**design.v**
```verilog
module fft_4pt #(
    parameter DATA_WIDTH = 16
) (
    input clk,
    input rst_n,
    input data_valid_in,
    input  signed [DATA_WIDTH-1:0] x0_r,
    input  signed [DATA_WIDTH-1:0] x0_i,
    input  signed [DATA_WIDTH-1:0] x1_r,
    input  signed [DATA_WIDTH-1:0] x1_i,
    input  signed [DATA_WIDTH-1:0] x2_r,
    input  signed [DATA_WIDTH-1:0] x2_i,
    input  signed [DATA_WIDTH-1:0] x3_r,
    input  signed [DATA_WIDTH-1:0] x3_i,
    output data_valid_out,
    output signed [DATA_WIDTH+1:0] X0_r,
    output signed [DATA_WIDTH+1:0] X0_i,
    output signed [DATA_WIDTH+1:0] X1_r,
    output signed [DATA_WIDTH+1:0] X1_i,
    output signed [DATA_WIDTH+1:0] X2_r,
    output signed [DATA_WIDTH+1:0] X2_i,
    output signed [DATA_WIDTH+1:0] X3_r,
    output signed [DATA_WIDTH+1:0] X3_i
);
    localparam S1_WIDTH = DATA_WIDTH + 1;
    localparam S2_WIDTH = DATA_WIDTH + 2;
    reg signed [DATA_WIDTH-1:0] x0_r_reg, x0_i_reg;
    reg signed [DATA_WIDTH-1:0] x2_r_reg, x2_i_reg;
    reg signed [DATA_WIDTH-1:0] x1_r_reg, x1_i_reg;
    reg signed [DATA_WIDTH-1:0] x3_r_reg, x3_i_reg;
    reg valid_s0;
    always @(posedge clk or negedge rst_n) begin
        if (!rst_n) begin
            x0_r_reg <= 0; x0_i_reg <= 0;
            x2_r_reg <= 0; x2_i_reg <= 0;
            x1_r_reg <= 0; x1_i_reg <= 0;
            x3_r_reg <= 0; x3_i_reg <= 0;
            valid_s0 <= 1'b0;
        end else begin
            x0_r_reg <= x0_r; x0_i_reg <= x0_i;
            x2_r_reg <= x2_r; x2_i_reg <= x2_i;
            x1_r_reg <= x1_r; x1_i_reg <= x1_i;
            x3_r_reg <= x3_r; x3_i_reg <= x3_i;
            valid_s0 <= data_valid_in;
        end
    end
    wire signed [S1_WIDTH-1:0] A_r, A_i, B_r, B_i;
    wire signed [S1_WIDTH-1:0] C_r, C_i, D_r, D_i;
    assign A_r = x0_r_reg + x2_r_reg;
    assign A_i = x0_i_reg + x2_i_reg;
    assign B_r = x0_r_reg - x2_r_reg;
    assign B_i = x0_i_reg - x2_i_reg;
    assign C_r = x1_r_reg + x3_r_reg;
    assign C_i = x1_i_reg + x3_i_reg;
    assign D_r = x1_r_reg - x3_r_reg;
    assign D_i = x1_i_reg - x3_i_reg;
    reg signed [S1_WIDTH-1:0] A_r_reg, A_i_reg, B_r_reg, B_i_reg;
    reg signed [S1_WIDTH-1:0] C_r_reg, C_i_reg, D_r_reg, D_i_reg;
    reg valid_s1;
    always @(posedge clk or negedge rst_n) begin
        if (!rst_n) begin
            A_r_reg <= 0; A_i_reg <= 0;
            B_r_reg <= 0; B_i_reg <= 0;
            C_r_reg <= 0; C_i_reg <= 0;
            D_r_reg <= 0; D_i_reg <= 0;
            valid_s1 <= 1'b0;
        end else begin
            A_r_reg <= A_r; A_i_reg <= A_i;
            B_r_reg <= B_r; B_i_reg <= B_i;
            C_r_reg <= C_r; C_i_reg <= C_i;
            D_r_reg <= D_r; D_i_reg <= D_i;
            valid_s1 <= valid_s0;
        end
    end
    wire signed [S2_WIDTH-1:0] X0_r_w, X0_i_w;
    wire signed [S2_WIDTH-1:0] X1_r_w, X1_i_w;
    wire signed [S2_WIDTH-1:0] X2_r_w, X2_i_w;
    wire signed [S2_WIDTH-1:0] X3_r_w, X3_i_w;
    assign X0_r_w = A_r_reg + C_r_reg;
    assign X0_i_w = A_i_reg + C_i_reg;
    assign X1_r_w = B_r_reg + D_i_reg;
    assign X1_i_w = B_i_reg - D_r_reg;
    assign X2_r_w = A_r_reg - C_r_reg;
    assign X2_i_w = A_i_reg - C_i_reg;
    assign X3_r_w = B_r_reg - D_i_reg;
    assign X3_i_w = B_i_reg + D_r_reg;
    reg signed [S2_WIDTH-1:0] X0_r_reg, X0_i_reg;
    reg signed [S2_WIDTH-1:0] X1_r_reg, X1_i_reg;
    reg signed [S2_WIDTH-1:0] X2_r_reg, X2_i_reg;
    reg signed [S2_WIDTH-1:0] X3_r_reg, X3_i_reg;
    reg valid_s2;
    always @(posedge clk or negedge rst_n) begin
        if (!rst_n) begin
            X0_r_reg <= 0; X0_i_reg <= 0;
            X1_r_reg <= 0; X1_i_reg <= 0;
            X2_r_reg <= 0; X2_i_reg <= 0;
            X3_r_reg <= 0; X3_i_reg <= 0;
            valid_s2 <= 1'b0;
        end else begin
            X0_r_reg <= X0_r_w; X0_i_reg <= X0_i_w;
            X1_r_reg <= X1_r_w; X1_i_reg <= X1_i_w;
            X2_r_reg <= X2_r_w; X2_i_reg <= X2_i_w;
            X3_r_reg <= X3_r_w; X3_i_reg <= X3_i_w;
            valid_s2 <= valid_s1;
        end
    end
    assign X0_r = X0_r_reg;
    assign X0_i = X0_i_reg;
    assign X1_r = X1_r_reg;
    assign X1_i = X1_i_reg;
    assign X2_r = X2_r_reg;
    assign X2_i = X2_i_reg;
    assign X3_r = X3_r_reg;
    assign X3_i = X3_i_reg;
    assign data_valid_out = valid_s2;
endmodule
```
**run.sh**
```bash
#!/bin/bash
# the make line also repeats each setting of config.mk as NAME=value (left out here)
make -C /OpenROAD-flow-scripts/flow DESIGN_CONFIG=/design/flow/config.mk WORK_HOME=/design/flow/orfs CLKGATE_MAP_FILE= finish
```
**config.mk**
```make
export PLATFORM = sky130hd
export DESIGN_NAME = fft_4pt
export DESIGN_NICKNAME = fft_4pt
export VERILOG_FILES = /design/flow/design.v
export SDC_FILE = /design/flow/constraint.sdc
export NUM_CORES = 4
export LEC_CHECK = 0
export CAP_MARGIN = 20
export CORE_MARGIN = 2
export CORE_UTILIZATION = 66
export CTS_CLUSTER_DIAMETER = 267
export CTS_CLUSTER_SIZE = 61
export SETUP_SLACK_MARGIN = 0.43
export SLEW_MARGIN = 20
```
**constraint.sdc**
```tcl
create_clock -name core_clock -period 1.57 [get_ports {clk}]
set_input_delay 0.3140 -clock core_clock [delete_from_list [all_inputs] [get_ports {clk}]]
set_output_delay 0.3140 -clock core_clock [all_outputs]
set_load 0.01 [all_outputs]
```
==> GITHUB_STEP_SUMMARY, run 1 <==
### Yosys + OpenROAD results

| Metric | Value |
|---|---|
| Status | `aborted with a tool error` |
| Stopped at | `clock tree synthesis` |
| Halt Reason | `[ERROR DPL-0038] Utilization greater than 100%, impossible to legalize` |
| # Cells Yosys | `2366` |
| Num rows | `69` |
| Num ports | `276` |
| Synth Warn # | `1` |
| YS chip area | `23500 um2` |
| Die span in y | `193 um` |
| Floorplan core density | `66.6%` |
| Aoi share | `16.8%` |
| Fa+ha+maj area frac | `15.4%` |
| Yosys top cell by area | `dfrtp_1` |
| Core area | `35300 um2` |
| Placer Congestion | `0.974` |
| Cell count after synthesis | `2366` |
| EDFF count, synth | `0` |
| Yosys cell types | `87` |
| Placed cell area | `32300 um2` |
| Die Area | `37100 um2` |
| Yosys simple share | `11.6%` |
| Most frequent cell after synthesis | `dfrtp_1` |
| Mapped Avg Cell Area | `9.93 um2` |
| XORs/XNORs by Area | `7.08%` |
| Sequential share of the synthesized area | `42.9%` |
| Top cells by count | `dfrtp_1 (403), ha_1 (264), inv_1 (261), a21oi_1 (184), nor2_1 (184)` |
| Post-Synthesis Cell Area | `23500 um2` |
| Yosys top cell area share | `42.9%` |
| Die width | `193 um` |
| Synth area leaders | `dfrtp_1 (43%), ha_1 (14%), xnor2_1 (5.4%)` |
| Ys flops | `403` |
| PortBufs | `275` |
| Largest non-sequential cell family by area | `AND-OR/OR-AND gates` |
| Dominant Register Cell | `dfrtp_1` |
| Post-synth ARST share | `100%` |
| Multiplexer share | `0.389%` |
| DP Wirelength | `60600 um` |
| Synth Net Count | `2777` |
## metrics by stage
stage | worst slack [ns] | TNS, ns | std cells | power (uW)
3_3_place_gp | -0.857 | -93.99 | 3650 | 39000
2_1_floorplan | -0.682 | -54.57 | 2366 | 27600
3_5_place_dp | -0.966 | -115.92 | 3650 | 40800
==> inputs of run 2 (changes only) <==
Settings changed: ABC_AREA set to 0, CELL_PAD_IN_SITES_DETAIL_PLACEMENT set to 0, CORE_UTILIZATION 66 to 67, CTS_CLUSTER_DIAMETER 267 to 359, CTS_CLUSTER_SIZE 61 to not set, GPL_TIMING_DRIVEN set to 1, MAX_ROUTING_LAYER set to met4, MIN_ROUTING_LAYER set to met1, SETUP_SLACK_MARGIN 0.43 to 0.55.
Clock period 1.57 ns to 2.33 ns, I/O delays scaled along.
==> run 2 against run 1 <==
Compared with the run above: die area down 1.5%; area after synthesis stayed put; the flow stops in global routing; synthesized cell count unchanged.
==> GITHUB_STEP_SUMMARY, run 2 <==
### Yosys + OpenROAD results

| Metric | Value |
|---|---|
| Top cells by count | `dfrtp_1 (403), ha_1 (264), inv_1 (261), a21oi_1 (184), nor2_1 (184)` |
| Halt Reason | `[ERROR DPL-0038] Utilization greater than 100%, impossible to legalize` |
| Ys flops | `403 (unchanged)` |
| Sequential share of the synthesized area | `42.9% (unchanged)` |
| PortBufs | `275 (unchanged)` |
| Core area | `34500 um2 (-2.2%)` |
| XORs/XNORs by Area | `7.08% (unchanged)` |
| Synth Warn # | `1 (unchanged)` |
| H-tree depth | `2` |
| Most frequent cell after synthesis | `dfrtp_1` |
| Synth Net Count | `2777 (unchanged)` |
| Post-synth ARST share | `100% (unchanged)` |
| Num ports | `276 (unchanged)` |
| Multiplexer share | `0.389% (unchanged)` |
| Post-Synthesis Cell Area | `23500 um2 (unchanged)` |
| Largest non-sequential cell family by area | `AND-OR/OR-AND gates` |
| CTS Buf Count | `42` |
| Placer Congestion | `0.968 (-0.60%)` |
| EDFF count, synth | `0 (unchanged)` |
| Mapped Avg Cell Area | `9.93 um2 (unchanged)` |
| # Cells Yosys | `2366 (unchanged)` |
| Clock root cell | `clkbuf_16` |
| DP Wirelength | `50100 um (-17%)` |
| YS chip area | `23500 um2 (unchanged)` |
| Dominant Register Cell | `dfrtp_1` |
| Num rows | `68 (-1.4%)` |
| Die span in y | `191 um (-0.73%)` |
| Yosys simple share | `11.6% (unchanged)` |
| Status | `aborted with a tool error` |
| Clk sinks | `403` |
| Yosys top cell by area | `dfrtp_1` |
| Synth area leaders | `dfrtp_1 (43%), ha_1 (14%), xnor2_1 (5.4%)` |
| CTS Buffer Depth | `3` |
| Floorplan core density | `68.0% (+1.5 points)` |
| Fa+ha+maj area frac | `15.4% (unchanged)` |
| Placed insts | `3137 (-14%)` |
| Stopped at | `global routing` |
| Cell count after synthesis | `2366 (unchanged)` |
| Die Area | `36600 um2 (-1.5%)` |
| Yosys cell types | `87 (unchanged)` |
| Yosys top cell area share | `42.9% (unchanged)` |
| Die width | `191 um (-0.73%)` |
| Aoi share | `16.8% (unchanged)` |
## run 2: timing repair
action	4_1_cts
hold buffers	1
pin swaps	157
gates resized	302
setup buffers	113
hold endpoints to repair	45
setup endpoints to repair	344
## run 2: through the flow
| stage | cell area, um2 | worst slack, ns | TNS, ns |
|---|---|---|---|
| floorplan | 24400 | 0.0780 | 0 |
| global placement | 28300 | -0.0570 | -0.278 |
| detailed placement | 28300 | -0.124 | -1.60 |
| CTS | 32200 | -0.0668 | -0.564 |
==> inputs of run 3 (changes only) <==
Settings changed: ABC_AREA 0 to not set, CELL_PAD_IN_SITES_DETAIL_PLACEMENT 0 to not set, CELL_PAD_IN_SITES_GLOBAL_PLACEMENT set to 2, CORE_UTILIZATION 67 to 42, CTS_CLUSTER_DIAMETER 359 to not set, CTS_CLUSTER_SIZE set to 38, GPL_TIMING_DRIVEN 1 to 0, MAX_ROUTING_LAYER met4 to not set, MIN_ROUTING_LAYER met1 to not set, SETUP_SLACK_MARGIN 0.55 to 0.22, SLEW_MARGIN 20 to 30, TNS_END_PERCENT set to 45.
Clock period 2.33 ns to 3.0 ns, I/O delays scaled along.
==> run 3 against run 2 <==
Compared with the run above: the run now finishes clean; die area rose by 58%; area after synthesis did not move; synthesized cell count did not move.
==> GITHUB_STEP_SUMMARY, run 3 <==
## PnR job results

| Metric | Value |
|---|---|
| Worst setup margin | `0.332 ns` |
| Die span in y | `241 um (+26%)` |
| Synth Warn # | `1 (unchanged)` |
| Top cells by count | `dfrtp_1 (403), ha_1 (264), inv_1 (261), a21oi_1 (184), nor2_1 (184)` |
| Sequential Area | `10100 um2` |
| Layout area overhead | `23.5%` |
| Clock root cell | `clkbuf_16` |
| Final ANT Viol Nets | `0` |
| Min-Delay Startpoint | `valid_s1$_DFF_PN0_` |
| Crit path DRT | `3.47 ns` |
| Slowest CP cell | `a2111oi_0` |
| Net count, final | `3109` |
| EDFF count, synth | `0 (unchanged)` |
| Global-route wire length before repair | `97300 um` |
| H-tree depth | `2 (unchanged)` |
| Depth of the worst register-to-register path | `10` |
| Post-synth ARST share | `100% (unchanged)` |
| DRT Wirelength | `62400 um` |
| Num rows | `86 (+26%)` |
| Critical Path Fanout Max | `3` |
| Number of DRC markers in iteration 0 | `926` |
| Status | `finished clean` |
| Switching power | `8720 uW` |
| # Cells Yosys | `2366 (unchanged)` |
| Clk pwr | `6030 uW` |
| R2r setup slk | `0.33 ns` |
| Multiplexer share | `0.389% (unchanged)` |
| Synth area leaders | `dfrtp_1 (43%), ha_1 (14%), xnor2_1 (5.4%)` |
| CTS Buf Count | `47 (+12%)` |
| RSZ-0062 raised after global routing | `true` |
| Final period util | `88.9%` |
| # Max-Cap Violations | `0` |
| CP Buf/Inv Count | `1` |
| Floorplan core density | `42.6% (-25 points)` |
| Count of final hold-check violations | `0` |
| XORs/XNORs by Area | `7.08% (unchanged)` |
| Die Area | `57900 um2 (+58%)` |
| Most used cell, CP | `o21a_1` |
| Pleak | `0.0131 uW` |
| Max transition margin | `48.5%` |
| Post-layout min period | `2.67 ns` |
| Synth Net Count | `2777 (unchanged)` |
| Clock power share | `25.1%` |
| Clk latency of the worst-skew pair | `0.60 ns` |
| Seq pwr share | `31.8%` |
| Pre-antenna DRT Iters | `5` |
| WL per Instance | `17.9 um` |
| Aoi share | `16.8% (unchanged)` |
| Logic power comb | `10400 uW` |
| Post-Synthesis Cell Area | `23500 um2 (unchanged)` |
| Largest non-sequential cell family by area | `AND-OR/OR-AND gates` |
| Placer Congestion | `0.891 (-8.0%)` |
| Yosys simple share | `11.6% (unchanged)` |
| CP endpoint kind | `register` |
| Sequential share of the synthesized area | `42.9% (unchanged)` |
| Hold Crit Depth | `0` |
| Power per cell area | `828 nW/um2` |
| Ys flops | `403 (unchanged)` |
| Power consumption | `24000 uW` |
| Worst slack, placed | `0.0855 ns (+0.210 ns)` |
| Worst Max-Slew Pin Slew | `0.763 ns` |
| Seq group | `7630 uW` |
| PortBufs | `275 (unchanged)` |
| Top Family by Delay on Critical Path | `AND-OR/OR-AND gates` |
| Ant diodes | `0` |
| Setup crit start | `x1_i_reg[0]$_DFF_PN0_` |
| Fmax | `375 MHz` |
| Final Max Tran Viols | `0` |
| Comb pwr share | `43.1%` |
| RR Endpoint | `D_i_reg[14]$_DFF_PN0_` |
| Top Consumer | `combinational logic` |
| Die width | `241 um (+26%)` |
| Worst-path clk slew | `0.06 ns` |
| Yosys top cell by area | `dfrtp_1` |
| Min-delay worst type | `reg -> reg` |
| Cell count after synthesis | `2366 (unchanged)` |
| Post-route cell area | `29000 um2` |
| Yosys top cell area share | `42.9% (unchanged)` |
| Final Setup Violations | `0` |
| Crit path DAT | `3.14 ns` |
| Num ports | `276 (unchanged)` |
| DR DRC count | `0` |
| DP Wirelength | `48900 um (-2.3%)` |
| Yosys cell types | `87 (unchanged)` |
| Largest net degree at the start of global routing | `92` |
| Peak supply drop | `485 uV` |
| Total gr overflow | `0` |
| CP max stage delay | `0.65 ns` |
| Vias | `17737` |
| Warning total across the stage logs | `162` |
| Fa+ha+maj area frac | `15.4% (unchanged)` |
| Antenna violations before repair | `3` |
| Fillers | `5007` |
| Final setup skew | `0.0225 ns` |
| Clk sinks | `403 (unchanged)` |
| RR Startpoint | `x1_i_reg[0]$_DFF_PN0_` |
| Critical setup path kind | `reg -> reg` |
| Dominant Register Cell | `dfrtp_1` |
| Int Power | `15300 uW` |
| WHS | `0.347 ns` |
| Mapped Avg Cell Area | `9.93 um2 (unchanged)` |
| Vias in the first global route | `17777` |
| YS chip area | `23500 um2 (unchanged)` |
| Avg Vias per Cell | `5.09` |
| CTS Buffer Depth | `3 (unchanged)` |
| TritonCTS clock tree | `done` |
| Global Route Usage Sum | `21.7%` |
| Most frequent cell after synthesis | `dfrtp_1` |
| Crit-path cells | `inv_1, ha_1, fa_1, nor2b_1, o21a_1, o21ai_1, a2111oi_0, o31a_1, o21a_1, nor2_1` |
| Gate Area | `12100 um2` |
| TNS Setup | `0 ns` |
| Critical path destination | `D_i_reg[14]$_DFF_PN0_` |
| Switching share of total power | `36.3%` |
| Core area | `55200 um2 (+60%)` |
| Placed cell area | `27300 um2 (-3.5%)` |
| Worst path depth | `10` |
| Endpoint, Worst Hold | `valid_s2$_DFF_PN0_` |
| CP Launch Type | `register` |
==> run 3: through the flow <==
| step | utilization, % | instances |
|---|---|---|
| 3_3_place_gp | 49.3 | 3389 |
| 5_1_grt | 52.6 | 3483 |
| 6_report | 52.6 | 3483 |
| 3_5_place_dp | 49.5 | 3393 |
| 2_1_floorplan | - | 2366 |
| 4_1_cts | 52.5 | 3482 |
==> run 3: cell type report <==
type | count | share of cell area [%]
Multi-Input combinational cell | 1613 | 41.7
Sequential cell | 403 | 34.7
Timing Repair Buffer | 283 | 9.99
Clock buffer | 56 | 4.38
Inverter | 263 | 3.40
Tap cell | 748 | 3.22
Clock inverter | 30 | 1.31
Buffer | 87 | 1.31
==> run 3: per-layer routing <==
metal	vias to the layer above	track usage [%]	part of all wire, %
li1	8761	-	-
met3	82	3.71	4.4
met1	8540	30.5	48
met2	350	34.6	46
met5	-	0	0.035
met4	4	5.89	2.3
==> run 3: what timing repair did <==
item                                    4_1_cts  5_1_grt
endpoints found under the setup margin        7       24
pin swaps                                     1        6
endpoints found under the hold margin        35        0
hold buffers                                  1        0
setup buffers                                 2        1
resized                                       3       14
==> inputs of run 4 (changes only) <==
Settings changed: CELL_PAD_IN_SITES_GLOBAL_PLACEMENT 2 to not set, CORE_UTILIZATION 42 to 70, CTS_CLUSTER_SIZE 38 to 35, GPL_TIMING_DRIVEN 0 to not set, SETUP_SLACK_MARGIN 0.22 to not set, SLEW_MARGIN 30 to 20, TNS_END_PERCENT 45 to not set.
Clock period 3.0 ns to 2.38 ns, I/O delays scaled along.
==> run 4 against run 3 <==
Compared with the run above: the flow now stops in global routing; area after synthesis did not move; synthesized cell count did not move; die area fell by 39%.
==> GITHUB_STEP_SUMMARY, run 4 <==
### Yosys + OpenROAD results

| Metric | Value |
|---|---|
| Die Area | `35100 um2 (-39%)` |
| DP Wirelength | `49300 um (+0.91%)` |
| Post-Synthesis Cell Area | `23500 um2 (unchanged)` |
| Yosys simple share | `11.6% (unchanged)` |
| Synth Net Count | `2777 (unchanged)` |
| H-tree depth | `2 (unchanged)` |
| Multiplexer share | `0.389% (unchanged)` |
| CTS Buf Count | `42 (-11%)` |
| Stopped at | `global routing` |
| Num ports | `276 (unchanged)` |
| Fa+ha+maj area frac | `15.4% (unchanged)` |
| Yosys cell types | `87 (unchanged)` |
| Cell count after synthesis | `2366 (unchanged)` |
| Yosys top cell area share | `42.9% (unchanged)` |
| Synth Warn # | `1 (unchanged)` |
| Ys flops | `403 (unchanged)` |
| Yosys top cell by area | `dfrtp_1` |
| PortBufs | `275 (unchanged)` |
| Halt Reason | `[ERROR GRT-0232] Routing congestion too high. Check the congestion heatmap in the GUI.` |
| Floorplan core density | `70.6% (+28 points)` |
| Die span in y | `187 um (-22%)` |
| Global Route Usage Sum | `70.3%` |
| # Cells Yosys | `2366 (unchanged)` |
| Aoi share | `16.8% (unchanged)` |
| Top cells by count | `dfrtp_1 (403), ha_1 (264), inv_1 (261), a21oi_1 (184), nor2_1 (184)` |
| Mapped Avg Cell Area | `9.93 um2 (unchanged)` |
| Clk sinks | `403 (unchanged)` |
| Largest non-sequential cell family by area | `AND-OR/OR-AND gates` |
| Most frequent cell after synthesis | `dfrtp_1` |
| CTS Buffer Depth | `3 (unchanged)` |
| EDFF count, synth | `0 (unchanged)` |
| YS chip area | `23500 um2 (unchanged)` |
| XORs/XNORs by Area | `7.08% (unchanged)` |
| Total gr overflow | `16` |
| Placer Congestion | `0.977 (+9.6%)` |
| Status | `aborted with a tool error` |
| Num rows | `67 (-22%)` |
| Post-synth ARST share | `100% (unchanged)` |
| Core area | `33300 um2 (-40%)` |
| Clock root cell | `clkbuf_16` |
| Die width | `187 um (-22%)` |
| Dominant Register Cell | `dfrtp_1` |
| Synth area leaders | `dfrtp_1 (43%), ha_1 (14%), xnor2_1 (5.4%)` |
| Sequential share of the synthesized area | `42.9% (unchanged)` |
run 4: per-stage QoR:
stage	power [uW]	setup slack [ns]	instance area, um2	std cells	utilization (%)
detailed placement	23500	-0.266	27800	3172	83.5
floorplan	17400	0.000767	23500	2366	-
CTS	31900	-0.125	30100	3276	90.3
global placement	22900	-0.164	27800	3172	83.5
run 4: repair_timing:
action | in CTS
hold buffers | 1
setup endpoints to repair | 90
endpoints found under the hold margin | 52
gates resized | 142
cloned | 0
pin swaps | 85
setup buffers | 29
run 4: per-layer routing:
layer	GRT overflow	track usage [%]
met5	0	7.14
met4	7	70.0
met3	0	48.7
met2	9	92.5
met1	0	71.3
==> inputs of run 5 (changes only) <==
Settings changed: CORE_UTILIZATION 70 to 53, CTS_CLUSTER_DIAMETER set to 145, CTS_CLUSTER_SIZE 35 to not set, GPL_ROUTABILITY_DRIVEN set to 0, GPL_TIMING_DRIVEN set to 0, MIN_ROUTING_LAYER set to met2, PLACE_DENSITY_LB_ADDON set to 0.02, SETUP_SLACK_MARGIN set to 0.27.
Clock period 2.38 ns to 2.19 ns, I/O delays scaled along.
==> run 5 against run 4 <==
Compared with the run above: the layout now fails its checks (setup timing); die area rose by 31%; area after synthesis did not move; synthesized cell count did not move.
==> GITHUB_STEP_SUMMARY, run 5 <==
## PnR job results

| Metric | Value |
|---|---|
| Pleak | `0.0153 uW` |
| Final Setup Violations | `101` |
| Mapped Avg Cell Area | `9.93 um2 (unchanged)` |
| Worst path depth | `11` |
| # Max-Cap Violations | `0` |
| Floorplan core density | `53.4% (-17 points)` |
| Vias | `27874` |
| Hold Crit Depth | `1` |
| Yosys simple share | `11.6% (unchanged)` |
| Switching power | `14700 uW` |
| Final setup skew | `0.0161 ns` |
| Seq pwr share | `27.3%` |
| Clock power share | `20.6%` |
| Power per cell area | `1110 nW/um2` |
| Crit path DRT | `2.64 ns` |
| Logic power comb | `20000 uW` |
| WL per Instance | `20.1 um` |
| Total gr overflow | `0` |
| Post-layout min period | `2.56 ns` |
| Synth Warn # | `1 (unchanged)` |
| Pre-antenna DRT Iters | `47` |
| RSZ-0062 raised after global routing | `true` |
| Avg Vias per Cell | `7.77` |
| Net count, final | `3370` |
| Die Area | `46000 um2 (+31%)` |
| Critical Path Fanout Max | `3` |
| Core area | `44000 um2 (+32%)` |
| Dominant Register Cell | `dfrtp_1` |
| Vias in the first global route | `29433` |
| RR Startpoint | `D_r_reg[0]$_DFF_PN0_` |
| Multiplexer share | `0.389% (unchanged)` |
| PortBufs | `275 (unchanged)` |
| Status | `failed layout checks` |
| Placed insts | `3237 (+2.0%)` |
| Yosys top cell by area | `dfrtp_1` |
| Worst setup margin | `-0.369 ns` |
| Min-delay worst type | `in -> reg` |
| Slowest CP cell | `dfrtp_2` |
| H-tree depth | `2 (unchanged)` |
| Most frequent cell after synthesis | `dfrtp_1` |
| CP max stage delay | `0.48 ns` |
| Min-Delay Startpoint | `x3_r[0]` |
| Crit-path cells | `buf_6, ha_4, inv_2, fa_2, a21o_1, a21oi_4, o21ai_4, a41oi_4, o21ba_4, o21ai_2, xnor2_1` |
| Post-Synthesis Cell Area | `23500 um2 (unchanged)` |
| Placed cell area | `27700 um2 (-0.16%)` |
| Setup crit start | `D_r_reg[0]$_DFF_PN0_` |
| Largest non-sequential cell family by area | `AND-OR/OR-AND gates` |
| Cell count after synthesis | `2366 (unchanged)` |
| Final period util | `117%` |
| Critical path destination | `X1_i_reg[14]$_DFF_PN0_` |
| Finished Layout Cells | `3588` |
| CP Launch Type | `register` |
| Clk latency of the worst-skew pair | `0.59 ns` |
| Worst Max-Slew Pin Slew | `0.686 ns` |
| Ys flops | `403 (unchanged)` |
| DP Wirelength | `44400 um (-10%)` |
| DRT Wirelength | `72000 um` |
| Final Max Tran Viols | `0` |
| Int Power | `23800 uW` |
| Yosys cell types | `87 (unchanged)` |
| R2r setup slk | `-0.37 ns` |
| Top Family by Delay on Critical Path | `AND-OR/OR-AND gates` |
| Sequential share of the synthesized area | `42.9% (unchanged)` |
| Seq group | `10500 uW` |
| Yosys top cell area share | `42.9% (unchanged)` |
| Die span in y | `215 um (+15%)` |
| Synth Net Count | `2777 (unchanged)` |
| Clock root cell | `clkbuf_16` |
| Top cells by count | `dfrtp_1 (403), ha_1 (264), inv_1 (261), a21oi_1 (184), nor2_1 (184)` |
| XORs/XNORs by Area | `7.08% (unchanged)` |
| CTS Buf Count | `43 (+2.4%)` |
| Post-synth ARST share | `100% (unchanged)` |
| Antenna violations before repair | `0` |
| DR DRC count | `0` |
| # Cells Yosys | `2366 (unchanged)` |
| Global-route wire length before repair | `105000 um` |
| CTS Buffer Depth | `3 (unchanged)` |
| Fa+ha+maj area frac | `15.4% (unchanged)` |
| EDFF count, synth | `0 (unchanged)` |
| Switching share of total power | `38.1%` |
| Num ports | `276 (unchanged)` |
| Fmax | `391 MHz` |
| Critical setup path kind | `reg -> reg` |
| RR Endpoint | `X1_i_reg[14]$_DFF_PN0_` |
| Top Consumer | `combinational logic` |
| TritonCTS clock tree | `done` |
| Largest net degree at the start of global routing | `99` |
| Count of final hold-check violations | `0` |
| Peak supply drop | `931 uV` |
| Number of DRC markers in iteration 0 | `5856` |
| Max transition margin | `53.9%` |
| Warning total across the stage logs | `161` |
| Layout Check Fails | `setup timing` |
| TNS Setup | `-16.40 ns` |
| Layout area overhead | `48.0%` |
| Worst slack, placed | `-0.424 ns (-0.158 ns)` |
| Worst-path clk slew | `0.06 ns` |
| Depth of the worst register-to-register path | `11` |
| Comb pwr share | `52.1%` |
| Num rows | `77 (+15%)` |
| YS chip area | `23500 um2 (unchanged)` |
| Core Util, Final | `79.0%` |
| Final ANT Viol Nets | `0` |
| Post-route cell area | `34800 um2` |
| Die width | `215 um (+15%)` |
| Aoi share | `16.8% (unchanged)` |
| Crit path DAT | `3.00 ns` |
| CP Buf/Inv Count | `2` |
| Endpoint, Worst Hold | `x3_r_reg[0]$_DFF_PN0_` |
| Clk pwr | `7930 uW` |
| Synth area leaders | `dfrtp_1 (43%), ha_1 (14%), xnor2_1 (5.4%)` |
| CP endpoint kind | `register` |
| Clk sinks | `403 (unchanged)` |
| Global Route Usage Sum | `43.0%` |
## run 5: through the flow
step	hold WS (ns)	total power, uW
after global routing	0.271	40300
after CTS	0.265	35100
after detailed placement	0.337	24900
after floorplan	0.142	19500
final	0.272	38500
after global placement	0.335	24700
## run 5: layer usage
| metal | routed length (um) | part of all wire, % | vias to the layer above | track usage, % |
|---|---|---|---|---|
| met4 | 9250 | 13 | 40 | 12.8 |
| met5 | 968 | 1.3 | - | 18.3 |
| met3 | 25700 | 36 | 1323 | 51.8 |
| li1 | - | - | 9210 | - |
| met2 | 36100 | 50 | 7494 | 52.9 |
| met1 | 0 | 0 | 9807 | - |
## run 5: cell type report
| type | instances | area, um2 |
|---|---|---|
| tap | 592 | 741 |
| buffer | 87 | 672 |
| antenna | 2 | 5.00 |
| clock buffer | 50 | 1140 |
| inverter | 263 | 1030 |
| multi-input combinational | 1613 | 15600 |
| sequential | 403 | 10100 |
| clock inverter | 30 | 384 |
| fill | 2715 | 9260 |
| timing repair buffer | 548 | 5100 |
## run 5: timing repair
item | 4_1_cts | 5_1_grt
hold buffers | 1 | 0
pin swaps | 203 | 221
gates cloned | 0 | 0
buffers inserted | 167 | 101
gates resized | 469 | 334
setup endpoints to repair | 204 | 211
endpoints found under the hold margin | 62 | 0
==> inputs of run 6 (changes only) <==
Settings changed: CORE_UTILIZATION 53 to 40, CTS_CLUSTER_DIAMETER 145 to not set, GPL_ROUTABILITY_DRIVEN 0 to not set, GPL_TIMING_DRIVEN 0 to not set, MIN_ROUTING_LAYER met2 to not set, PLACE_DENSITY_LB_ADDON 0.02 to not set, SETUP_SLACK_MARGIN 0.27 to 0.59.
Clock period 2.19 ns to 2.83 ns, I/O delays scaled along.
==> run 6 against run 5 <==
Compared with the run above: now clean on timing, DRC and antenna; design area down 9.3%; count of clock-buffer cells in the layout increased by 13; final cell count is 1.1% lower; synthesized cell count stayed put; power is 29% lower; sequential share of layout area grew 2.9 points; critical path depth is 1 higher; routed wire length fell by 7.1%; highest routed layer unchanged.
==> GITHUB_STEP_SUMMARY, run 6 <==
## PnR job results

| Metric | Value |
|---|---|
| CTS Buffer Depth | `3 (unchanged)` |
| Top Consumer | `combinational logic` |
| Die width | `246 um (+15%)` |
| Finished Layout Cells | `3548 (-1.1%)` |
| TritonCTS clock tree | `done` |
| DP Wirelength | `49700 um (+12%)` |
| Crit path DAT | `2.88 ns (-0.12 ns)` |
| Critical setup path kind | `reg -> reg` |
| Min-delay worst type | `reg -> reg` |
| Clk pwr | `6050 uW (-24%)` |
| Global Route Usage Sum | `21.5% (-21 points)` |
| Clk latency of the worst-skew pair | `0.59 ns (about the same)` |
| Max transition margin | `55.6% (+1.7 points)` |
| Hold Crit Depth | `0 (-1)` |
| Depth of the worst register-to-register path | `12 (+1)` |
| Aoi share | `16.8% (unchanged)` |
| Core area | `57900 um2 (+32%)` |
| CTS Buf Count | `47 (+9.3%)` |
| Min-Delay Startpoint | `valid_s0$_DFF_PN0_` |
| CP Launch Type | `register` |
| DRT Wirelength | `66900 um (-7.1%)` |
| EDFF count, synth | `0 (unchanged)` |
| Cell count after synthesis | `2366 (unchanged)` |
| Logic power comb | `13000 uW (-35%)` |
| Antenna violations before repair | `7 (+7)` |
| Fmax | `405 MHz (+3.7%)` |
| Post-synth ARST share | `100% (unchanged)` |
| Mapped Avg Cell Area | `9.93 um2 (unchanged)` |
| Layout area overhead | `34.2%` |
| Worst Max-Slew Pin Slew | `0.660 ns (-0.0260 ns)` |
| DR DRC count | `0 (unchanged)` |
| Largest non-sequential cell family by area | `AND-OR/OR-AND gates` |
| Multiplexer share | `0.389% (unchanged)` |
| Yosys top cell by area | `dfrtp_1` |
| Num rows | `88 (+14%)` |
| Status | `finished clean` |
| Top cells by count | `dfrtp_1 (403), ha_1 (264), inv_1 (261), a21oi_1 (184), nor2_1 (184)` |
| Switching share of total power | `36.6% (-1.4 points)` |
| R2r setup slk | `0.36 ns (+0.73 ns)` |
| H-tree depth | `2 (unchanged)` |
| Post-Synthesis Cell Area | `23500 um2 (unchanged)` |
| Endpoint, Worst Hold | `valid_s1$_DFF_PN0_` |
| Worst path depth | `12 (+1)` |
| Crit-path cells | `buf_6, buf_6, ha_4, fa_2, nand2b_1, a21oi_2, o21ai_2, buf_4, a21oi_2, o41ai_2, buf_4, o311ai_1` |
| Synth area leaders | `dfrtp_1 (43%), ha_1 (14%), xnor2_1 (5.4%)` |
| Clk sinks | `403 (unchanged)` |
| Peak supply drop | `553 uV (-41%)` |
| Yosys simple share | `11.6% (unchanged)` |
| Critical path destination | `X0_i_reg[14]$_DFF_PN0_` |
| Most frequent cell after synthesis | `dfrtp_1` |
| Final Setup Violations | `0 (-100%)` |
| Clock power share | `22.2% (+1.6 points)` |
| Vias in the first global route | `18354 (-38%)` |
| Worst-path clk slew | `0.06 ns (about the same)` |
| XORs/XNORs by Area | `7.08% (unchanged)` |
| Worst slack, placed | `0.181 ns (+0.605 ns)` |
| Dominant Register Cell | `dfrtp_1` |
| Final Max Tran Viols | `0 (unchanged)` |
| Worst setup margin | `0.363 ns (+0.731 ns)` |
| Synth Warn # | `1 (unchanged)` |
| Seq group | `8170 uW (-22%)` |
| Pre-antenna DRT Iters | `5 (-89%)` |
| WL per Instance | `18.8 um (-6.1%)` |
| Largest net degree at the start of global routing | `79 (-20%)` |
| Final period util | `87.2% (-30 points)` |
| Post-route cell area | `31500 um2 (-9.3%)` |
| Yosys top cell area share | `42.9% (unchanged)` |
| Count of final hold-check violations | `0 (unchanged)` |
| CP endpoint kind | `register` |
| TNS Setup | `0 ns (+16.40 ns)` |
| Fa+ha+maj area frac | `15.4% (unchanged)` |
| Critical Path Fanout Max | `3 (unchanged)` |
| Placer Congestion | `0.890` |
| Top Family by Delay on Critical Path | `AND-OR/OR-AND gates` |
| Pleak | `0.0137 uW (-10%)` |
| Int Power | `17300 uW (-28%)` |
| Global-route wire length before repair | `101000 um (-3.7%)` |
| Crit path DRT | `3.24 ns (+0.60 ns)` |
| Num ports | `276 (unchanged)` |
| Setup crit start | `B_i_reg[0]$_DFF_PN0_` |
| RR Endpoint | `X0_i_reg[14]$_DFF_PN0_` |
| Final setup skew | `0.0314 ns (+0.0152 ns)` |
| Floorplan core density | `40.6% (-13 points)` |
| Ys flops | `403 (unchanged)` |
| Placed cell area | `27200 um2 (-1.9%)` |
| Warning total across the stage logs | `161 (unchanged)` |
| YS chip area | `23500 um2 (unchanged)` |
| RR Startpoint | `B_i_reg[0]$_DFF_PN0_` |
| Switching power | `9990 uW (-32%)` |
| Die span in y | `246 um (+15%)` |
| Seq pwr share | `30.0% (+2.7 points)` |
| Placed insts | `3357 (+3.7%)` |
| Post-layout min period | `2.47 ns (-0.0911 ns)` |
| PortBufs | `275 (unchanged)` |
| Fillers | `5134 (+89%)` |
| Slowest CP cell | `dfrtp_1` |
| Yosys cell types | `87 (unchanged)` |
| Synth Net Count | `2777 (unchanged)` |
| Sequential share of the synthesized area | `42.9% (unchanged)` |
| Net count, final | `3160 (-6.2%)` |
| CP Buf/Inv Count | `4 (+2)` |
| Avg Vias per Cell | `5.16 (-34%)` |
| # Max-Cap Violations | `0 (unchanged)` |
| Total gr overflow | `0 (unchanged)` |
| CP max stage delay | `0.43 ns (-0.05 ns)` |
| Number of DRC markers in iteration 0 | `1127 (-81%)` |
| # Cells Yosys | `2366 (unchanged)` |
| Comb pwr share | `47.8% (-4.3 points)` |
| RSZ-0062 raised after global routing | `true` |
| Clock root cell | `clkbuf_16` |
| Power per cell area | `865 nW/um2 (-22%)` |
| Final ANT Viol Nets | `0 (unchanged)` |
| Vias | `18320 (-34%)` |
| Die Area | `60700 um2 (+32%)` |
## run 6: cell type report
| cell class | instances | area [um2] | area share (%) |
|---|---|---|---|
| multi-input combinational | 1613 | 13900 | 44.1 |
| sequential | 403 | 10100 | 32.0 |
| timing repair buffer | 421 | 4020 | 12.7 |
| clock buffer | 63 | 1360 | 4.30 |
| inverter | 263 | 1000 | 3.18 |
| tap | 765 | 957 | 3.03 |
| clock inverter | 19 | 195 | 0.619 |
| antenna | 1 | 2.50 | 0.00793 |
## run 6: metal layers
metal / routed length (um) / vias to the layer above / GRT usage (%) / part of all wire, %
met1: 30100 / 8919 / 29.4 / 45
met4: 1610 / 8 / 5.94 / 2.4
met5: 52 / - / 0 / 0.078
met2: 31700 / 433 / 35.1 / 47
li1: - / 8862 / - / -
met3: 3400 / 98 / 3.76 / 5.1
## run 6: stage by stage
step | hold WS [ns] | util, % | power [uW]
after floorplan | 0.270 | - | 14600
after global placement | 0.340 | 47.0 | 19300
after detailed placement | 0.338 | 47.0 | 19300
after CTS | 0.352 | 51.9 | 26600
after global routing | 0.360 | 54.5 | 29000
final | 0.349 | 54.5 | 27300
## run 6: repair_timing
item	in CTS	in global routing
buffers inserted	55	52
cloned	0	0
hold buffers	1	0
endpoints found under the hold margin	51	0
resized	202	239
pin swaps	84	153
endpoints found under the setup margin	115	128
==> inputs of run 7 (changes only) <==
Settings changed: CORE_UTILIZATION 40 to 66, CTS_CLUSTER_DIAMETER set to 85, SETUP_SLACK_MARGIN 0.59 to not set.
Clock period 2.83 ns to 1.6 ns, I/O delays scaled along.
==> run 7 against run 6 <==
Compared with the run above: the run now fails in clock tree synthesis; synthesized cell count did not move; die area decreased by 39%; area after synthesis is the same.
==> GITHUB_STEP_SUMMARY, run 7 <==
### Yosys + OpenROAD results

| Metric | Value |
|---|---|
| Synth Net Count | `2777 (unchanged)` |
| Floorplan core density | `66.6% (+26 points)` |
| Fa+ha+maj area frac | `15.4% (unchanged)` |
| Sequential share of the synthesized area | `42.9% (unchanged)` |
| Stopped at | `clock tree synthesis` |
| Cell count after synthesis | `2366 (unchanged)` |
| Yosys cell types | `87 (unchanged)` |
| Aoi share | `16.8% (unchanged)` |
| Status | `aborted with a tool error` |
| # Cells Yosys | `2366 (unchanged)` |
| Yosys top cell by area | `dfrtp_1` |
| Num ports | `276 (unchanged)` |
| Ys flops | `403 (unchanged)` |
| YS chip area | `23500 um2 (unchanged)` |
| Post-synth ARST share | `100% (unchanged)` |
| Multiplexer share | `0.389% (unchanged)` |
| Placer Congestion | `0.985 (+11%)` |
| Synth area leaders | `dfrtp_1 (43%), ha_1 (14%), xnor2_1 (5.4%)` |
| Top cells by count | `dfrtp_1 (403), ha_1 (264), inv_1 (261), a21oi_1 (184), nor2_1 (184)` |
| Die Area | `37100 um2 (-39%)` |
| Largest non-sequential cell family by area | `AND-OR/OR-AND gates` |
| Worst slack, placed | `-0.961 ns (-1.14 ns)` |
| Core area | `35300 um2 (-39%)` |
| Yosys simple share | `11.6% (unchanged)` |
| Most frequent cell after synthesis | `dfrtp_1` |
| Num rows | `69 (-22%)` |
| Placed cell area | `32000 um2 (+18%)` |
| Yosys top cell area share | `42.9% (unchanged)` |
| XORs/XNORs by Area | `7.08% (unchanged)` |
| DP Wirelength | `57300 um (+15%)` |
| Post-Synthesis Cell Area | `23500 um2 (unchanged)` |
| Mapped Avg Cell Area | `9.93 um2 (unchanged)` |
| PortBufs | `275 (unchanged)` |
| Dominant Register Cell | `dfrtp_1` |
| Die width | `193 um (-22%)` |
| Synth Warn # | `1 (unchanged)` |
| EDFF count, synth | `0 (unchanged)` |
| Die span in y | `193 um (-22%)` |
| Halt Reason | `[ERROR DPL-0038] Utilization greater than 100%, impossible to legalize` |
-- run 7: metrics by stage --
stage | hold slack (ns) | instances | power (uW)
after floorplan | 0.0244 | 2366 | 27100
after global placement | 0.281 | 3623 | 38000
after detailed placement | 0.286 | 3623 | 39400
==> inputs of run 8 (changes only) <==
Settings changed: ABC_AREA set to 0, CELL_PAD_IN_SITES_DETAIL_PLACEMENT set to 0, CORE_UTILIZATION 66 to 61, CTS_CLUSTER_DIAMETER 85 to not set, CTS_CLUSTER_SIZE set to 50, GPL_TIMING_DRIVEN set to 1, MAX_ROUTING_LAYER set to met4, MIN_ROUTING_LAYER set to met1, SETUP_SLACK_MARGIN set to 1.11.
Clock period 1.6 ns to 4.86 ns, I/O delays scaled along.
==> run 8 against run 7 <==
Compared with the run above: now clean on timing, DRC and antenna; area after synthesis stayed put; die area is 8.0% higher; synthesized cell count stayed put.
==> GITHUB_STEP_SUMMARY, run 8 <==
## PnR job results

| Metric | Value |
|---|---|
| Yosys top cell by area | `dfrtp_1` |
| Fa+ha+maj area frac | `15.4% (unchanged)` |
| DP Wirelength | `46300 um (-19%)` |
| Core Util, Final | `74.3%` |
| H-tree depth | `2` |
| YS chip area | `23500 um2 (unchanged)` |
| Peak supply drop | `426 uV` |
| Min-Delay Startpoint | `valid_s1$_DFF_PN0_` |
| Synth Net Count | `2777 (unchanged)` |
| # Cells Yosys | `2366 (unchanged)` |
| Setup crit start | `B_i_reg[0]$_DFF_PN0_` |
| Mapped Avg Cell Area | `9.93 um2 (unchanged)` |
| TNS Setup | `0 ns` |
| Worst setup margin | `2.01 ns` |
| CTS Buf Count | `42` |
| Post-CTS Resized | `0` |
| Cell count after synthesis | `2366 (unchanged)` |
| Endpoint, Worst Hold | `valid_s2$_DFF_PN0_` |
| Dominant Register Cell | `dfrtp_1` |
| Seq pwr share | `32.4%` |
| Worst-path clk slew | `0.06 ns` |
| CP endpoint kind | `register` |
| Largest net degree at the start of global routing | `117` |
| Total gr overflow | `0` |
| Worst Max-Slew Pin Slew | `1.08 ns` |
| Status | `finished clean` |
| Yosys top cell area share | `42.9% (unchanged)` |
| Post-CTS Hold Fix Bufs | `0` |
| Crit path DRT | `5.30 ns` |
| Layout area overhead | `19.6%` |
| DR DRC count | `0` |
| Seq group | `4740 uW` |
| Crit path DAT | `3.29 ns` |
| CP Buf/Inv Count | `2` |
| Floorplan core density | `62.1% (-4.5 points)` |
| Switching power | `5350 uW` |
| Slowest CP cell | `a41oi_1` |
| Pre-antenna DRT Iters | `5` |
| Clock root cell | `clkbuf_16` |
| # Max-Cap Violations | `0` |
| Top sig layer | `met4` |
| Number of DRC markers in iteration 0 | `1243` |
| Global-route wire length before repair | `99500 um` |
| TritonCTS clock tree | `done` |
| Critical setup path kind | `reg -> reg` |
| Final setup skew | `0.0174 ns` |
| Pleak | `0.0128 uW` |
| Net count, final | `3016` |
| Logic power comb | `6380 uW` |
| Multiplexer share | `0.389% (unchanged)` |
| Die span in y | `200 um (+3.9%)` |
| Top Family by Delay on Critical Path | `AND-OR/OR-AND gates` |
| Top Consumer | `combinational logic` |
| Fmax | `351 MHz` |
| Synth area leaders | `dfrtp_1 (43%), ha_1 (14%), xnor2_1 (5.4%)` |
| PortBufs | `275 (unchanged)` |
| Depth of the worst register-to-register path | `11` |
| Synth Warn # | `1 (unchanged)` |
| Yosys simple share | `11.6% (unchanged)` |
| Clock power share | `23.9%` |
| Clk sinks | `403` |
| Core area | `37800 um2 (+7.2%)` |
| WL per Instance | `19.7 um` |
| Int Power | `9280 uW` |
| DRT Wirelength | `61900 um` |
| Clk latency of the worst-skew pair | `0.58 ns` |
| Count of final hold-check violations | `0` |
| Vias in the first global route | `18619` |
| Final Setup Violations | `0` |
| Vias | `18346` |
| CP Launch Type | `register` |
| Ys flops | `403 (unchanged)` |
| Num rows | `71 (+2.9%)` |
| EDFF count, synth | `0 (unchanged)` |
| Max transition margin | `26.6%` |
| XORs/XNORs by Area | `7.08% (unchanged)` |
| Metal-1 WL | `26600 um` |
| Die Area | `40100 um2 (+8.0%)` |
| Post-Synthesis Cell Area | `23500 um2 (unchanged)` |
| Placer Congestion | `0.987 (+0.25%)` |
| Final Max Tran Viols | `0` |
| Worst slack, placed | `2.05 ns (+3.01 ns)` |
| Post-layout min period | `2.85 ns` |
| Hold Crit Depth | `0` |
| Power per cell area | `520 nW/um2` |
| Post-synth ARST share | `100% (unchanged)` |
| Global Route Usage Sum | `32.1%` |
| Min-delay worst type | `reg -> reg` |
| Final period util | `58.6%` |
| Crit-path cells | `inv_1, ha_1, inv_1, fa_1, a21o_1, a21oi_1, o21ai_0, a41oi_1, o21ba_2, o21ai_0, xnor2_1` |
| Antenna violations before repair | `2` |
| RR Endpoint | `X1_i_reg[14]$_DFF_PN0_` |
| R2r setup slk | `2.01 ns` |
| Switching share of total power | `36.6%` |
| Die width | `200 um (+3.9%)` |
| Avg Vias per Cell | `5.82` |
| Comb pwr share | `43.7%` |
| Critical path destination | `X1_i_reg[14]$_DFF_PN0_` |
| Most frequent cell after synthesis | `dfrtp_1` |
| Sequential share of the synthesized area | `42.9% (unchanged)` |
| RR Startpoint | `B_i_reg[0]$_DFF_PN0_` |
| Met3 wire length | `3180 um` |
| Critical Path Fanout Max | `3` |
| DR WL met2 | `29600 um` |
| Largest non-sequential cell family by area | `AND-OR/OR-AND gates` |
| Post-CTS setup buffer count | `0` |
| WHS | `0.363 ns` |
| Yosys cell types | `87 (unchanged)` |
| RSZ-0062 raised after global routing | `false` |
| Fillers | `2644` |
| Clk pwr | `3500 uW` |
| Worst path depth | `11` |
| Top cells by count | `dfrtp_1 (403), ha_1 (264), inv_1 (261), a21oi_1 (184), nor2_1 (184)` |
| CTS Buffer Depth | `3` |
| Warning total across the stage logs | `162` |
| Final ANT Viol Nets | `0` |
| CP max stage delay | `0.42 ns` |
| Num ports | `276 (unchanged)` |
| Aoi share | `16.8% (unchanged)` |
run 8: metal layers:
| metal | vias up | global-route usage (%) |
|---|---|---|
| met2 | 671 | 51.4 |
| met3 | 147 | 3.74 |
| met5 | - | - |
| li1 | 8580 | - |
| met4 | 0 | 13.0 |
| met1 | 8948 | 41.9 |
run 8: final cells by class:
| type | count | area [um2] | area share [%] |
|---|---|---|---|
| diodes | 2 | 5.00 | 0.0178 |
| flip-flops and latches | 403 | 10100 | 35.9 |
| multi-input cells | 1613 | 12100 | 42.9 |
| well taps | 511 | 639 | 2.27 |
| clock inverters | 24 | 340 | 1.21 |
| inverters | 263 | 987 | 3.51 |
| repair buffers | 282 | 2840 | 10.1 |
| clock buffers | 52 | 1170 | 4.17 |
run 8: stage by stage:
stage | cells | total power, uW | area [um2]
3_5_place_dp | 3072 | 11000 | 26600
3_3_place_gp | 3072 | 10900 | 26600
4_1_cts | 3148 | 14700 | 28100
2_1_floorplan | 2366 | 8500 | 23500
6_report | 3150 | 14600 | 28100
5_1_grt | 3150 | 15500 | 28100
==> inputs of run 9 (changes only) <==
Settings changed: ABC_AREA 0 to not set, CELL_PAD_IN_SITES_DETAIL_PLACEMENT 0 to not set, CORE_UTILIZATION 61 to 67, CTS_CLUSTER_DIAMETER set to 212, CTS_CLUSTER_SIZE 50 to 34, GPL_TIMING_DRIVEN 1 to not set, MAX_ROUTING_LAYER met4 to not set, MIN_ROUTING_LAYER met1 to not set, SETUP_SLACK_MARGIN 1.11 to not set.
Clock period 4.86 ns to 1.57 ns, I/O delays scaled along.
==> run 9 against run 8 <==
Compared with the run above: the flow now stops in clock tree synthesis; area after synthesis is the same; die area shrank 8.8%; synthesized cell count is the same.
==> GITHUB_STEP_SUMMARY, run 9 <==
### Yosys + OpenROAD results

| Metric | Value |
|---|---|
| PortBufs | `275 (unchanged)` |
| Fa+ha+maj area frac | `15.4% (unchanged)` |
| # Cells Yosys | `2366 (unchanged)` |
| Synth Warn # | `1 (unchanged)` |
| Mapped Avg Cell Area | `9.93 um2 (unchanged)` |
| Placed cell area | `32200 um2 (+21%)` |
| Largest non-sequential cell family by area | `AND-OR/OR-AND gates` |
| Post-synth ARST share | `100% (unchanged)` |
| Num ports | `276 (unchanged)` |
| Cell count after synthesis | `2366 (unchanged)` |
| Aoi share | `16.8% (unchanged)` |
| Num rows | `68 (-4.2%)` |
| Core area | `34500 um2 (-8.7%)` |
| Sequential share of the synthesized area | `42.9% (unchanged)` |
| Multiplexer share | `0.389% (unchanged)` |
| Post-Synthesis Cell Area | `23500 um2 (unchanged)` |
| Halt Reason | `[ERROR DPL-0038] Utilization greater than 100%, impossible to legalize` |
| XORs/XNORs by Area | `7.08% (unchanged)` |
| Stopped at | `clock tree synthesis` |
| Floorplan core density | `68.0% (+5.9 points)` |
| DP Wirelength | `67300 um (+45%)` |
| Yosys simple share | `11.6% (unchanged)` |
| Dominant Register Cell | `dfrtp_1` |
| Yosys top cell area share | `42.9% (unchanged)` |
| Status | `aborted with a tool error` |
| Die Area | `36600 um2 (-8.8%)` |
| Yosys cell types | `87 (unchanged)` |
| Ys flops | `403 (unchanged)` |
| Synth Net Count | `2777 (unchanged)` |
| YS chip area | `23500 um2 (unchanged)` |
| Placed insts | `3639 (+18%)` |
| Die width | `191 um (-4.5%)` |
| EDFF count, synth | `0 (unchanged)` |
| Placer Congestion | `1.05 (+6.1%)` |
| Synth area leaders | `dfrtp_1 (43%), ha_1 (14%), xnor2_1 (5.4%)` |
| Top cells by count | `dfrtp_1 (403), ha_1 (264), inv_1 (261), a21oi_1 (184), nor2_1 (184)` |
| Yosys top cell by area | `dfrtp_1` |
| Most frequent cell after synthesis | `dfrtp_1` |
| Die span in y | `191 um (-4.5%)` |
==> run 9: metrics by stage <==
stage | worst slack [ns] | utilization, % | hold slack (ns) | power [uW]
floorplan | -0.682 | - | 0.0184 | 27600
detailed placement | -1.04 | 93.3 | 0.199 | 41400
global placement | -0.809 | 93.3 | 0.189 | 39000
==> inputs of run 10 (changes only) <==
Settings changed: ABC_AREA set to 1, CAP_MARGIN 20 to 15, CELL_PAD_IN_SITES_GLOBAL_PLACEMENT set to 1, CORE_MARGIN 2 to 10, CORE_UTILIZATION 67 to 42, CTS_CLUSTER_DIAMETER 212 to not set, CTS_CLUSTER_SIZE 34 to 38, GPL_TIMING_DRIVEN set to 1, HOLD_SLACK_MARGIN set to 0.21, MAX_ROUTING_LAYER set to met4, PLACE_DENSITY_LB_ADDON set to 0.01, SETUP_SLACK_MARGIN set to 0.22, SLEW_MARGIN 20 to 30, TNS_END_PERCENT set to 45.
Clock period 1.57 ns to 3.0 ns, I/O delays scaled along.
==> run 10 against run 9 <==
Compared with the run above: now clean on timing, DRC and antenna; die area increased by 95%; synthesized cell count grew 38%; area after synthesis grew 8.9%.
==> GITHUB_STEP_SUMMARY, run 10 <==
## PnR job results

| Metric | Value |
|---|---|
| Hold Crit Depth | `0` |
| Metal-1 WL | `36900 um` |
| Seq group | `7570 uW` |
| Int Power | `14600 uW` |
| Clk pwr | `5640 uW` |
| Crit-path cells | `ha_1, inv_1, fa_1, nand2_1, nand3_1, nand3_1, nand2_1, nand3_1, nand2_1, nand2_1, nand2_1` |
| CTS Buf Count | `47` |
| Peak supply drop | `473 uV` |
| Worst-path clk slew | `0.05 ns` |
| Top Consumer | `combinational logic` |
| Depth of the worst register-to-register path | `11` |
| Top cells by count | `nand2_1 (865), inv_1 (417), dfrtp_1 (403), nor2_1 (286), ha_1 (264)` |
| Aoi share | `7.62% (-9.2 points)` |
| Power per cell area | `786 nW/um2` |
| Dominant Register Cell | `dfrtp_1` |
| Final Max Tran Viols | `0` |
| Most used cell, CP | `nand2_1` |
| Ys flops | `403 (unchanged)` |
| Post-Synthesis Cell Area | `25600 um2 (+8.9%)` |
| Clk sinks | `403` |
| Min-delay worst type | `reg -> reg` |
| Synth area leaders | `dfrtp_1 (39%), ha_1 (13%), nand2_1 (13%)` |
| Yosys top cell by area | `dfrtp_1` |
| Top sig layer | `met4` |
| Num rows | `90 (+32%)` |
| Seq pwr share | `31.6%` |
| Final period util | `72.0%` |
| XORs/XNORs by Area | `4.79% (-2.3 points)` |
| Comb pwr share | `44.8%` |
| Core Util, Final | `50.5%` |
| Die span in y | `267 um (+40%)` |
| Multiplexer share | `0% (-0.39 points)` |
| DRT Wirelength | `76900 um` |
| Final ANT Viol Nets | `0` |
| Endpoint, Worst Hold | `valid_s2$_DFF_PN0_` |
| CP Buf/Inv Count | `1` |
| Fa+ha+maj area frac | `14.2% (-1.3 points)` |
| Max transition margin | `64.3%` |
| RR Endpoint | `X1_i_reg[16]$_DFF_PN0_` |
| Critical setup path kind | `reg -> reg` |
| Yosys cell types | `33 (-62%)` |
| CP endpoint kind | `register` |
| Post-layout min period | `2.16 ns` |
| Slowest CP cell | `dfrtp_1` |
| YS chip area | `25600 um2 (+8.9%)` |
| Post-synth ARST share | `100% (unchanged)` |
| Global Route Usage Sum | `22.1%` |
| Clock power share | `23.5%` |
| Final setup skew | `0.0167 ns` |
| Logic power comb | `10700 uW` |
| Crit path DAT | `2.63 ns` |
| Core area | `60400 um2 (+75%)` |
| Layout area overhead | `18.9%` |
| R2r setup slk | `0.84 ns` |
| Die Area | `71200 um2 (+95%)` |
| Yosys simple share | `24.8% (+13 points)` |
| Mapped Avg Cell Area | `7.82 um2 (-21%)` |
| Vias in the first global route | `21931` |
| Net count, final | `3931` |
| Critical path destination | `X1_i_reg[16]$_DFF_PN0_` |
| Avg Vias per Cell | `4.99` |
| Critical Path Fanout Max | `4` |
| Clk latency of the worst-skew pair | `0.58 ns` |
| Most frequent cell after synthesis | `nand2_1` |
| Largest net degree at the start of global routing | `62` |
| WHS | `0.351 ns` |
| Worst path depth | `11` |
| WL per Instance | `17.7 um` |
| RR Startpoint | `D_r_reg[0]$_DFF_PN0_` |
| Die width | `267 um (+40%)` |
| H-tree depth | `2` |
| Status | `finished clean` |
| DR DRC count | `0` |
| Worst Max-Slew Pin Slew | `0.535 ns` |
| Total gr overflow | `0` |
| Post-CTS Resized | `0` |
| DR WL met2 | `34600 um` |
| Sequential share of the synthesized area | `39.4% (-3.5 points)` |
| Vias | `21617` |
| Final Setup Violations | `0` |
| Finished Layout Cells | `4335` |
| DP Wirelength | `62600 um (-7.1%)` |
| Crit path DRT | `3.47 ns` |
| Number of DRC markers in iteration 0 | `1348` |
| # Cells Yosys | `3276 (+38%)` |
| Switching power | `9360 uW` |
| Largest non-sequential cell family by area | `simple AND/OR/NAND/NOR gates` |
| Placer Congestion | `0.903 (-14%)` |
| PortBufs | `275 (unchanged)` |
| Clock root cell | `clkbuf_16` |
| CP Launch Type | `register` |
| Fmax | `463 MHz` |
| Count of final hold-check violations | `0` |
| Min-Delay Startpoint | `valid_s1$_DFF_PN0_` |
| TritonCTS clock tree | `done` |
| TNS Setup | `0 ns` |
| Setup crit start | `D_r_reg[0]$_DFF_PN0_` |
| Cell count after synthesis | `3276 (+38%)` |
| CTS Buffer Depth | `3` |
| Synth Warn # | `1 (unchanged)` |
| Synth Net Count | `3687 (+33%)` |
| EDFF count, synth | `0 (unchanged)` |
| RSZ-0062 raised after global routing | `false` |
| # Max-Cap Violations | `0` |
| Warning total across the stage logs | `158` |
| Pleak | `0.0157 uW` |
| Met3 wire length | `4080 um` |
| Pre-antenna DRT Iters | `6` |
| Antenna violations before repair | `6` |
| Floorplan core density | `42.4% (-26 points)` |
| Yosys top cell area share | `39.4% (-3.5 points)` |
| Switching share of total power | `39.1%` |
| Num ports | `276 (unchanged)` |
| CP max stage delay | `0.54 ns` |
| Top Family by Delay on Critical Path | `adder cells` |
| Global-route wire length before repair | `121000 um` |
| Placed insts | `4252 (+17%)` |
[run 10: repair_timing]
item | in CTS | in global routing
endpoints found under the hold margin | 50 | 0
hold buffers | 1 | 0
buffers inserted | 0 | 0
[run 10: metal layers]
metal / track usage, % / vias to the layer above
li1: - / 10732
met1: 30.1 / 10248
met2: 34.4 / 557
met3: 3.37 / 80
met4: 4.68 / 0
met5: - / -
[run 10: area by class of cell]
class / instances / area [um2]
timing repair buffer: 288 / 2910
antenna: 1 / 2.50
multi-input combinational: 2295 / 13100
fill: 5792 / 29900
tap: 782 / 978
clock inverter: 12 / 140
inverter: 485 / 1820
clock buffer: 69 / 1370
sequential: 403 / 10100
[run 10: per-stage QoR]
step	total power (uW)	setup WS [ns]	area (um2)
6_report	23900	0.839	30500
2_1_floorplan	14000	1.27	25600
3_3_place_gp	18400	0.877	28900
5_1_grt	25700	0.670	30500
3_5_place_dp	18400	0.873	28900
4_1_cts	24300	0.822	30500
==> inputs of run 11 (changes only) <==
Settings changed: ABC_AREA 1 to 0, CAP_MARGIN 15 to 20, CELL_PAD_IN_SITES_DETAIL_PLACEMENT set to 0, CELL_PAD_IN_SITES_GLOBAL_PLACEMENT 1 to not set, CORE_MARGIN 10 to 2, CORE_UTILIZATION 42 to 66, CTS_CLUSTER_SIZE 38 to not set, HOLD_SLACK_MARGIN 0.21 to not set, MIN_ROUTING_LAYER set to met1, PLACE_DENSITY_LB_ADDON 0.01 to not set, SETUP_SLACK_MARGIN 0.22 to not set, SLEW_MARGIN 30 to 20, TNS_END_PERCENT 45 to not set.
Clock period 3.0 ns to 1.86 ns, I/O delays scaled along.
==> run 11 against run 10 <==
Compared with the run above: the flow now stops in clock tree synthesis; area after synthesis down 8.2%; synthesized cell count down 28%; die area down 48%.
==> GITHUB_STEP_SUMMARY, run 11 <==
### Yosys + OpenROAD results

| Metric | Value |
|---|---|
| Yosys top cell area share | `42.9% (+3.5 points)` |
| Ys flops | `403 (unchanged)` |
| Post-Synthesis Cell Area | `23500 um2 (-8.2%)` |
| Num ports | `276 (unchanged)` |
| Status | `aborted with a tool error` |
| # Cells Yosys | `2366 (-28%)` |
| Core area | `35300 um2 (-41%)` |
| Yosys top cell by area | `dfrtp_1` |
| Die span in y | `193 um (-28%)` |
| Num rows | `69 (-23%)` |
| Placer Congestion | `1.03 (+13%)` |
| Top cells by count | `dfrtp_1 (403), ha_1 (264), inv_1 (261), a21oi_1 (184), nor2_1 (184)` |
| Synth Warn # | `1 (unchanged)` |
| Synth area leaders | `dfrtp_1 (43%), ha_1 (14%), xnor2_1 (5.4%)` |
| Mapped Avg Cell Area | `9.93 um2 (+27%)` |
| Die width | `193 um (-28%)` |
| Fa+ha+maj area frac | `15.4% (+1.3 points)` |
| Die Area | `37100 um2 (-48%)` |
| Yosys simple share | `11.6% (-13 points)` |
| Synth Net Count | `2777 (-25%)` |
| Halt Reason | `[ERROR DPL-0038] Utilization greater than 100%, impossible to legalize` |
| Multiplexer share | `0.389% (+0.39 points)` |
| Largest non-sequential cell family by area | `AND-OR/OR-AND gates` |
| Sequential share of the synthesized area | `42.9% (+3.5 points)` |
| Stopped at | `clock tree synthesis` |
| Floorplan core density | `66.6% (+24 points)` |
| Dominant Register Cell | `dfrtp_1` |
| Most frequent cell after synthesis | `dfrtp_1` |
| Aoi share | `16.8% (+9.2 points)` |
| EDFF count, synth | `0 (unchanged)` |
| Yosys cell types | `87 (+160%)` |
| XORs/XNORs by Area | `7.08% (+2.3 points)` |
| PortBufs | `275 (unchanged)` |
| Post-synth ARST share | `100% (unchanged)` |
| Cell count after synthesis | `2366 (-28%)` |
| YS chip area | `23500 um2 (-8.2%)` |
| DP Wirelength | `57100 um (-8.6%)` |
| Worst slack, placed | `-0.665 ns (-1.54 ns)` |
==> run 11: metrics by stage <==
step	hold slack (ns)	util, %	instances	TNS (ns)	instance area (um2)
floorplan	0.0764	-	2366	-11.42	24400
global placement	0.277	88.8	3553	-39.36	31300
detailed placement	0.273	88.8	3553	-56.99	31300
==> inputs of run 12 (changes only) <==
Settings changed: ABC_AREA 0 to 1, HOLD_SLACK_MARGIN set to -0.1.
Clock period 1.86 ns to 1.6 ns, I/O delays scaled along.
==> run 12 against run 11 <==
Compared with the run above: the flow again stops in clock tree synthesis; synthesized cell count rose by 38%; die area rose by 8.8%; area after synthesis rose by 8.9%.
==> GITHUB_STEP_SUMMARY, run 12 <==
### Yosys + OpenROAD results

| Metric | Value |
|---|---|
| PortBufs | `275 (unchanged)` |
| Most frequent cell after synthesis | `nand2_1` |
| Mapped Avg Cell Area | `7.82 um2 (-21%)` |
| Yosys cell types | `33 (-62%)` |
| Cell count after synthesis | `3276 (+38%)` |
| Synth area leaders | `dfrtp_1 (39%), ha_1 (13%), nand2_1 (13%)` |
| Die width | `201 um (+4.3%)` |
| Post-Synthesis Cell Area | `25600 um2 (+8.9%)` |
| XORs/XNORs by Area | `4.79% (-2.3 points)` |
| Floorplan core density | `66.6% (about the same)` |
| Synth Net Count | `3687 (+33%)` |
| Die Area | `40400 um2 (+8.8%)` |
| Core area | `38500 um2 (+8.9%)` |
| Yosys top cell by area | `dfrtp_1` |
| Halt Reason | `[ERROR DPL-0033] detailed placement checks failed during check placement.` |
| Post-synth ARST share | `100% (unchanged)` |
| Ys flops | `403 (unchanged)` |
| Largest non-sequential cell family by area | `simple AND/OR/NAND/NOR gates` |
| Placer Congestion | `1.05 (+2.2%)` |
| EDFF count, synth | `0 (unchanged)` |
| Status | `aborted with a tool error` |
| Synth Warn # | `1 (unchanged)` |
| Sequential share of the synthesized area | `39.4% (-3.5 points)` |
| Dominant Register Cell | `dfrtp_1` |
| Fa+ha+maj area frac | `14.2% (-1.3 points)` |
| DP Wirelength | `60400 um (+5.7%)` |
| Stopped at | `clock tree synthesis` |
| Num ports | `276 (unchanged)` |
| Placed insts | `4445 (+25%)` |
| Num rows | `72 (+4.3%)` |
| Die span in y | `201 um (+4.3%)` |
| Top cells by count | `nand2_1 (865), inv_1 (417), dfrtp_1 (403), nor2_1 (286), ha_1 (264)` |
| YS chip area | `25600 um2 (+8.9%)` |
| Aoi share | `7.62% (-9.2 points)` |
| Multiplexer share | `0% (-0.39 points)` |
| # Cells Yosys | `3276 (+38%)` |
| Yosys simple share | `24.8% (+13 points)` |
| Yosys top cell area share | `39.4% (-3.5 points)` |
## run 12: through the flow
| step | utilization (%) | setup slack, ns | TNS [ns] | instance area [um2] | power (uW) |
|---|---|---|---|---|---|
| after global placement | 83.5 | -0.344 | -22.97 | 32100 | 37200 |
| after detailed placement | 83.5 | -0.345 | -35.87 | 32100 | 38200 |
| after floorplan | - | -0.0583 | -0.506 | 25700 | 26300 |
Power is estimated from default activity; no workload was simulated.
